Design conv_mac_unit, start of the top module:
module conv_mac_unit (
	input wire aclk,
	input wire aresetn,
	input wire aclken,
	input wire[1:0] calfmt,
	input wire[8*16-1:0] mac_in_ftm,
	input wire[8*16-1:0] mac_in_wgt,
	input wire mac_in_ftm_masked,
	input wire[1:0] mac_in_info_along,
	input wire mac_in_valid,
	output wire[7:0] mac_out_exp,
	output wire[39:0] mac_out_frac,
	output wire[1:0] mac_out_info_along,
	output wire mac_out_valid
);
make LEC_CHECK=0 CAP_MARGIN=20 CORE_MARGIN=2 CORE_UTILIZATION=72 MAX_ROUTING_LAYER=met4 PLACE_DENSITY=0.78 SETUP_SLACK_MARGIN=1.09 SLEW_MARGIN=20 finish   # period 7.0 ns
run.sh (not shown) runs the stock make flow with config.mk's settings and CLKGATE_MAP_FILE=.
The baseline failed in global routing with ODB-0269.
Rerun with:
CORE_UTILIZATION = 23   (was 72)
MAX_ROUTING_LAYER = not set   (was met4)
PLACE_DENSITY = not set   (was 0.78)
SETUP_SLACK_MARGIN = not set   (was 1.09)
clock period = 10.7 ns   (was 7.0 ns; I/O delays follow)
What happened: With this change the flow completed with no timing, DRC or antenna violations. Synthesized area stays the same. Synthesized cell count does not change. Die size came out higher to 3.1 times its value.
Rerun with:
CORE_UTILIZATION = 58   (was 23)
clock period = 7.55 ns   (was 10.7 ns; I/O delays follow)
Cell count is lower by 22%.
Cell area went down by 3.7%.
Global-route usage rises by 19 points.
Wire length decreases by 4.1%.
Synthesized cell count is unchanged.
Hold slack gets worse by 0.0099 ns.
Rerun with:
CORE_UTILIZATION = 40   (was 58)
clock period = 7.0 ns   (was 7.55 ns; I/O delays follow)
- setup slack got worse by 0.26 ns
- sequential share of layout area goes down by 0.63 points
Rerun with:
ABC_AREA = 1   (was not set)
CORE_ASPECT_RATIO = 0.72   (was not set)
CORE_MARGIN = 9   (was 2)
CTS_CLUSTER_DIAMETER = 137   (was not set)
SLEW_MARGIN = 0   (was 20)
Clock-buffer cell count came out lower by 6; hold slack degrades by 0.011 ns; die size rises by roughly a tenth; cell count rises by about a fifth; cell area climbs by a few percent; setup slack gets worse by 0.045 ns.
Rerun with:
CORE_ASPECT_RATIO = not set   (was 0.72)
CORE_MARGIN = 2   (was 9)
CORE_UTILIZATION = 61   (was 40)
CTS_CLUSTER_DIAMETER = not set   (was 137)
SLEW_MARGIN = 20   (was 0)
clock period = 5.98 ns   (was 7.0 ns; I/O delays follow)
Routed wire length came out lower by 6.4%.
Global-route usage went up by 11 points.
Count of clock-buffer cells in the layout rises by 8.
Setup slack gets worse by 0.078 ns.
Critical path depth decreases by 3.
Die area falls by 37%.


== indigo ==
Starting RTL as in the previous note.
// conv_mac_unit
module conv_mac_unit (
	input wire aclk,
	input wire aresetn,
	input wire aclken,
	input wire[1:0] calfmt,
	input wire[8*16-1:0] mac_in_ftm,
	input wire[8*16-1:0] mac_in_wgt,
	input wire mac_in_ftm_masked,
	input wire[1:0] mac_in_info_along,
	input wire mac_in_valid,
	output wire[7:0] mac_out_exp,
	output wire[39:0] mac_out_frac,
	output wire[1:0] mac_out_info_along,
	output wire mac_out_valid
);
	localparam integer ATOMIC_C = 8;
	wire[ATOMIC_C*16-1:0] mul_op_a;
	wire[ATOMIC_C*16-1:0] mul_op_b;
	wire mul_ce;
	wire[ATOMIC_C*32-1:0] mul_res;
	conv_mac_cell #(
		.ATOMIC_C(ATOMIC_C),
		.EN_SMALL_FP16("true"),
		.INFO_ALONG_WIDTH(2),
		.SIM_DELAY(0)
	)mac_cell_u(
		.aclk(aclk),
		.aresetn(aresetn),
		.aclken(aclken),
		.calfmt(calfmt),
		.mac_in_ftm(mac_in_ftm),
		.mac_in_wgt(mac_in_wgt),
		.mac_in_ftm_masked(mac_in_ftm_masked),
		.mac_in_info_along(mac_in_info_along),
		.mac_in_valid(mac_in_valid),
		.mac_out_exp(mac_out_exp),
		.mac_out_frac(mac_out_frac),
		.mac_out_info_along(mac_out_info_along),
  ...
Settings: LEC_CHECK=0, CAP_MARGIN=20, CORE_MARGIN=2, CORE_UTILIZATION=72, CTS_CLUSTER_DIAMETER=382, PLACE_DENSITY=0.42, SLEW_MARGIN=20; clock period 5.08 ns.
indigo never completed; the flow aborted with a tool error in global routing (5_1_grt).
Input-level comparison between raven and indigo:
Settings: a deleted PLACE_DENSITY that had been 0.42; a deleted CTS_CLUSTER_DIAMETER that had been 382; a change of CORE_UTILIZATION from 72 to 57; a change of the clock period (ns, I/O delays scaled along) from 5.08 to 4.27.
[summary]
raven completed end to end; final checks failed (negative setup slack).
The area of the synthesized netlist per yosys stat of indigo and that of raven are within noise of each other.
Compared to indigo, raven has half-perimeter wire length after detailed placement 5.7 mm lower.
Between indigo and raven, the flow reports die outline height increasing by more than 10%.
Against indigo, raven comes in about 2.6% higher on post-CTS repair timing setup buffer count.
Reported for raven and indigo, yosys cell count turned out identical to the last digit.
[inputs] maple vs raven
Settings: CORE_UTILIZATION: 57 -> 62; CTS_CLUSTER_DIAMETER: unset -> 346; ABC_AREA: unset -> 1.
Findings:
maple finished all stages; layout check result: FAIL, due to negative setup slack. On wire length, raven beats maple. Relative to raven, final-layout clock buffer total has decreased by 8 in maple. maple vs. raven: hold slack decreased by 37 ps relative to the old numbers, worst-case setup margin in the final layout increased by 610 ps relative to the old numbers, core utilization of the finished layout increased by 6.3 points relative to the old numbers. There was hardly any difference in relative area change from synthesis to final layout between maple and raven. Longest individual stage delay on the worst path delta for maple relative to raven: 40 ps lower.
Changes in onyx relative to maple:
Settings: CORE_UTILIZATION: 62 -> 66; CTS_CLUSTER_DIAMETER: 346 -> unset; ABC_AREA: 1 -> unset; the clock period (ns, I/O delays scaled along): 4.27 -> 5.88.
==> comparison <==
Of onyx and maple, maple shows the higher via count, with onyx below it. Wire: onyx routes less than maple. Status onyx: flow complete, layout not clean - negative setup slack. From the logs: maple reached the end of the flow and failed the layout checks with negative setup slack. Diff maple -> onyx | synthesized area | down by a few percent. onyx vs. maple: final hold slack now larger, post-route minimum period now larger.


== v6 ==
Starting RTL as in the previous note.
Settings: LEC_CHECK=0, ABC_AREA=1, CAP_MARGIN=20, CORE_MARGIN=2, CORE_UTILIZATION=69, CTS_CLUSTER_DIAMETER=334, CTS_CLUSTER_SIZE=99, PLACE_DENSITY=0.4, SLEW_MARGIN=20; clock period 4.27 ns.
v6 never completed; the flow aborted with a tool error in global routing (5_1_grt).
Setup changes, v6 to v7
# v6
export LEC_CHECK = 0
export ABC_AREA = 1
export CAP_MARGIN = 20
export CORE_MARGIN = 2
export CORE_UTILIZATION = 69
export CTS_CLUSTER_DIAMETER = 334
export CTS_CLUSTER_SIZE = 99
export PLACE_DENSITY = 0.4
export SLEW_MARGIN = 20
create_clock -name core_clock -period 4.27 [get_ports {aclk}]
# v7
export LEC_CHECK = 0
export CAP_MARGIN = 20
export CORE_MARGIN = 2
export CORE_UTILIZATION = 40
export SLEW_MARGIN = 20
create_clock -name core_clock -period 6.84 [get_ports {aclk}]
Notes after the runs:
v7 finished every step from synthesis to the final layout, and the layout passed the timing, design-rule and antenna checks. v7 vs. v6: post-CTS setup repair buffer count down 291; TritonCTS buffer count higher; final estimated routing congestion in global placement went down by about 12%. Chip area (v7 over v6): increase, about 64%.


## pepper
Starting RTL as in the previous note.
clock: 4.81 ns
lec_check: 0
abc_area: 1
cap_margin: 20
cell_pad_in_sites_global_placement: 2
core_margin: 2
core_utilization: 33
max_routing_layer: met5
place_density_lb_addon: 0.21
setup_slack_margin: 0.32
slew_margin: 20
Final checks on pepper, whose flow otherwise completed, came back failing, citing negative setup slack.
Modified inputs, xenon compared to pepper
Settings: ABC_AREA no longer set, was 1; MAX_ROUTING_LAYER no longer set, was met5; CELL_PAD_IN_SITES_GLOBAL_PLACEMENT no longer set, was 2; SETUP_SLACK_MARGIN no longer set, was 0.32; PLACE_DENSITY_LB_ADDON no longer set, was 0.21; CORE_UTILIZATION now 67, was 33; the clock period (ns, I/O delays scaled along) now 4.71, was 4.81.
## What came out
- Although it ran to completion, xenon produced a layout that fails the final checks because of negative setup slack.
- When xenon is set beside pepper, its sequential share of layout area turns out to be 2.0 points larger.
- Changes observed in xenon relative to pepper: endpoint required time on the critical path lower, number of global-route vias before repair -2.3%.
- Delta (xenon minus pepper): final area dropped about 9%; count of vias placed by the detailed router about even.
- Delta (xenon minus pepper): post-synth design cell area dropped 0.0072 mm², met1 layer wirelength in the final routing moved down.
- Minimum hold slack: xenon vs pepper down 76 ps
The following lists how yarrow was set up differently from xenon:
Settings: CORE_UTILIZATION: 67 -> 65; the clock period (ns, I/O delays scaled along): 4.71 -> 3.99.
## What came out
- yarrow ran in full, but the layout does not pass; the checks complain about negative setup slack.
- Period utilization (lower): xenon
- Per the comparison of yarrow with xenon, arrival time reported for the critical path endpoint now sits higher, floorplan die area went up, clock tree skew after final layout went up.
- The final wirelength number comes out lower for yarrow vs xenon.
Changes in garnet relative to yarrow:
Settings: a change of CORE_UTILIZATION from 65 to 10; a change of the clock period (ns, I/O delays scaled along) from 3.99 to 8.2.
==> comparison <==
garnet ended with every stage complete and zero timing, DRC or antenna violations.
For area after synthesis, yarrow and garnet come out practically identical.
Tap cell count (lower): yarrow
Compared with yarrow, in garnet wire length of the first global-routing pass moved up; die outline width moved up.


Starting RTL as in the previous note.
Settings: LEC_CHECK=0, ABC_AREA=0, CAP_MARGIN=20, CELL_PAD_IN_SITES_DETAIL_PLACEMENT=1, CORE_ASPECT_RATIO=1.33, CORE_MARGIN=9, CORE_UTILIZATION=40, CTS_CLUSTER_DIAMETER=159, MAX_ROUTING_LAYER=met4, MIN_ROUTING_LAYER=met2, PLACE_DENSITY=0.95, SLEW_MARGIN=10; clock period 5.12 ns.
The starting point never finished: it broke off in global routing on GRT-0116.
Rerun with:
ABC_AREA = not set   (was 0)
CELL_PAD_IN_SITES_DETAIL_PLACEMENT = not set   (was 1)
CORE_ASPECT_RATIO = not set   (was 1.33)
CORE_MARGIN = 2   (was 9)
CORE_UTILIZATION = 53   (was 40)
CTS_CLUSTER_DIAMETER = not set   (was 159)
MAX_ROUTING_LAYER = not set   (was met4)
MIN_ROUTING_LAYER = not set   (was met2)
PLACE_DENSITY = not set   (was 0.95)
SLEW_MARGIN = 20   (was 10)
clock period = 6.58 ns   (was 5.12 ns; I/O delays follow)
What happened: With this change the flow completed with no timing, DRC or antenna violations. Synthesized cell count is unchanged. Die area is lower by 28%. Synthesized area is unchanged.


Starting RTL as in the previous note.
Design conv_mac_unit, start of the top module:
module conv_mac_unit (
	input wire aclk,
	input wire aresetn,
	input wire aclken,
	input wire[1:0] calfmt,
	input wire[8*16-1:0] mac_in_ftm,
	input wire[8*16-1:0] mac_in_wgt,
	input wire mac_in_ftm_masked,
	input wire[1:0] mac_in_info_along,
	input wire mac_in_valid,
	output wire[7:0] mac_out_exp,
	output wire[39:0] mac_out_frac,
	output wire[1:0] mac_out_info_along,
	output wire mac_out_valid
);
==> flow/config.mk <==
export PLATFORM = sky130hd
export DESIGN_NAME = conv_mac_unit
export DESIGN_NICKNAME = conv_mac_unit
export VERILOG_FILES = /design/flow/design.v
export SDC_FILE = /design/flow/constraint.sdc
export NUM_CORES = 4
export LEC_CHECK = 0
export CAP_MARGIN = 0
export CORE_MARGIN = 2
export CORE_UTILIZATION = 72
export CTS_CLUSTER_SIZE = 25
export HOLD_SLACK_MARGIN = 0.3
export MAX_ROUTING_LAYER = met4
export SETUP_SLACK_MARGIN = 0.51
export SLEW_MARGIN = 10
export TNS_END_PERCENT = 60
==> flow/constraint.sdc <==
create_clock -name core_clock -period 3.88 [get_ports {aclk}]
set_input_delay 0.7760 -clock core_clock [delete_from_list [all_inputs] [get_ports {aclk}]]
set_output_delay 0.7760 -clock core_clock [all_outputs]
set_load 0.01 [all_outputs]
The starting point stopped in 5_1_grt.
Next try:
==> flow/config.mk (replaced) <==
export PLATFORM = sky130hd
export DESIGN_NAME = conv_mac_unit
export DESIGN_NICKNAME = conv_mac_unit
export VERILOG_FILES = /design/flow/design.v
export SDC_FILE = /design/flow/constraint.sdc
export NUM_CORES = 4
export LEC_CHECK = 0
export CAP_MARGIN = 20
export CORE_MARGIN = 2
export CORE_UTILIZATION = 72
export PLACE_DENSITY = 0.64
export SLEW_MARGIN = 20
==> flow/constraint.sdc (replaced) <==
create_clock -name core_clock -period 6.62 [get_ports {aclk}]
set_input_delay 1.3240 -clock core_clock [delete_from_list [all_inputs] [get_ports {aclk}]]
set_output_delay 1.3240 -clock core_clock [all_outputs]
set_load 0.01 [all_outputs]
What happened: This time the run finished with timing, DRC and antenna clean. Area after synthesis stays the same. Synthesized cell count stays the same. Die size does not change.
Next try:
--- a/flow/config.mk
+++ b/flow/config.mk
@@ -9,4 +9,3 @@
 export CORE_MARGIN = 2
-export CORE_UTILIZATION = 72
-export PLACE_DENSITY = 0.64
+export CORE_UTILIZATION = 22
 export SLEW_MARGIN = 20
==> flow/constraint.sdc (replaced) <==
create_clock -name core_clock -period 6.84 [get_ports {aclk}]
set_input_delay 1.3680 -clock core_clock [delete_from_list [all_inputs] [get_ports {aclk}]]
set_output_delay 1.3680 -clock core_clock [all_outputs]
set_load 0.01 [all_outputs]
Result: Design area went up by a few percent; sequential share of layout area falls by 1.0 points; wire length is higher by a few percent; worst setup slack is better by 0.17 ns; via count went down by a few percent; die size rises to 3.2 times its value.


conv_mac_unit again, from the RTL that the note above started with.
==> flow/config.mk <==
export PLATFORM = sky130hd
export DESIGN_NAME = conv_mac_unit
export DESIGN_NICKNAME = conv_mac_unit
export VERILOG_FILES = /design/flow/design.v
export SDC_FILE = /design/flow/constraint.sdc
export NUM_CORES = 4
export LEC_CHECK = 0
export ABC_AREA = 1
export CAP_MARGIN = 15
export CELL_PAD_IN_SITES_DETAIL_PLACEMENT = 2
export CORE_MARGIN = 5
export CORE_UTILIZATION = 15
export GPL_ROUTABILITY_DRIVEN = 1
export HOLD_SLACK_MARGIN = 0.17
export MAX_ROUTING_LAYER = met4
export MIN_ROUTING_LAYER = met2
export PLACE_DENSITY_LB_ADDON = 0.2
export SLEW_MARGIN = 20
export TNS_END_PERCENT = 60
==> flow/constraint.sdc <==
create_clock -name core_clock -period 7.75 [get_ports {aclk}]
set_input_delay 1.5500 -clock core_clock [delete_from_list [all_inputs] [get_ports {aclk}]]
set_output_delay 1.5500 -clock core_clock [all_outputs]
set_load 0.01 [all_outputs]
Change:
Settings changed: ABC_AREA 1 to unset, CELL_PAD_IN_SITES_DETAIL_PLACEMENT 2 to unset, CORE_MARGIN 5 to 2, CORE_UTILIZATION 15 to 72, HOLD_SLACK_MARGIN 0.17 to unset, MAX_ROUTING_LAYER met4 to unset, MIN_ROUTING_LAYER met2 to unset, PLACE_DENSITY set to 0.71, PLACE_DENSITY_LB_ADDON 0.2 to unset, SETUP_SLACK_MARGIN set to 0.8, TNS_END_PERCENT 60 to unset.
Clock period 7.75 ns to 6.95 ns, I/O delays scaled along.
After rerunning: The changed run produced a clean layout. Setup slack is worse by 0.16 ns. Flip-flop count is unchanged. Global-route usage climbs by 22 points. Via count shrinks by 29%. Cell count is lower by 42%. Die size falls by 80%. Wire length drops by 32%. Hold slack improves by 0.032 ns. Utilization climbs by 64 points.
Change:
Settings changed: PLACE_DENSITY 0.71 to 0.65, SETUP_SLACK_MARGIN 0.8 to -0.35.
Clock period 6.95 ns to 5.63 ns, I/O delays scaled along.
Result: With this change the flow completed and failed the layout checks on negative setup slack; core utilization went up by 2.9 points; die area does not change; via count went up by a few percent; sequential share of layout area decreases by 0.82 points; setup slack gets worse by 1.3 ns; design area went up by a few percent.
Change:
Settings changed: CTS_CLUSTER_SIZE set to 19, PLACE_DENSITY 0.65 to unset, PLACE_DENSITY_LB_ADDON set to 0.28, SETUP_SLACK_MARGIN -0.35 to 0.46.
Clock period 5.63 ns to 3.89 ns, I/O delays scaled along.
This time the run died in global routing with ODB-0269.
Die area is unchanged.
Synthesized cell count stays the same.
Area after synthesis is unchanged.
Change:
Settings changed: CTS_CLUSTER_SIZE 19 to 47, PLACE_DENSITY_LB_ADDON 0.28 to 0.06, SETUP_SLACK_MARGIN 0.46 to 1.65.
Clock period 3.89 ns to 5.54 ns, I/O delays scaled along.
What happened:
- The changed run completed, yet does not pass: negative setup slack
- synthesized area does not change
- die size stays the same
- synthesized cell count stays the same
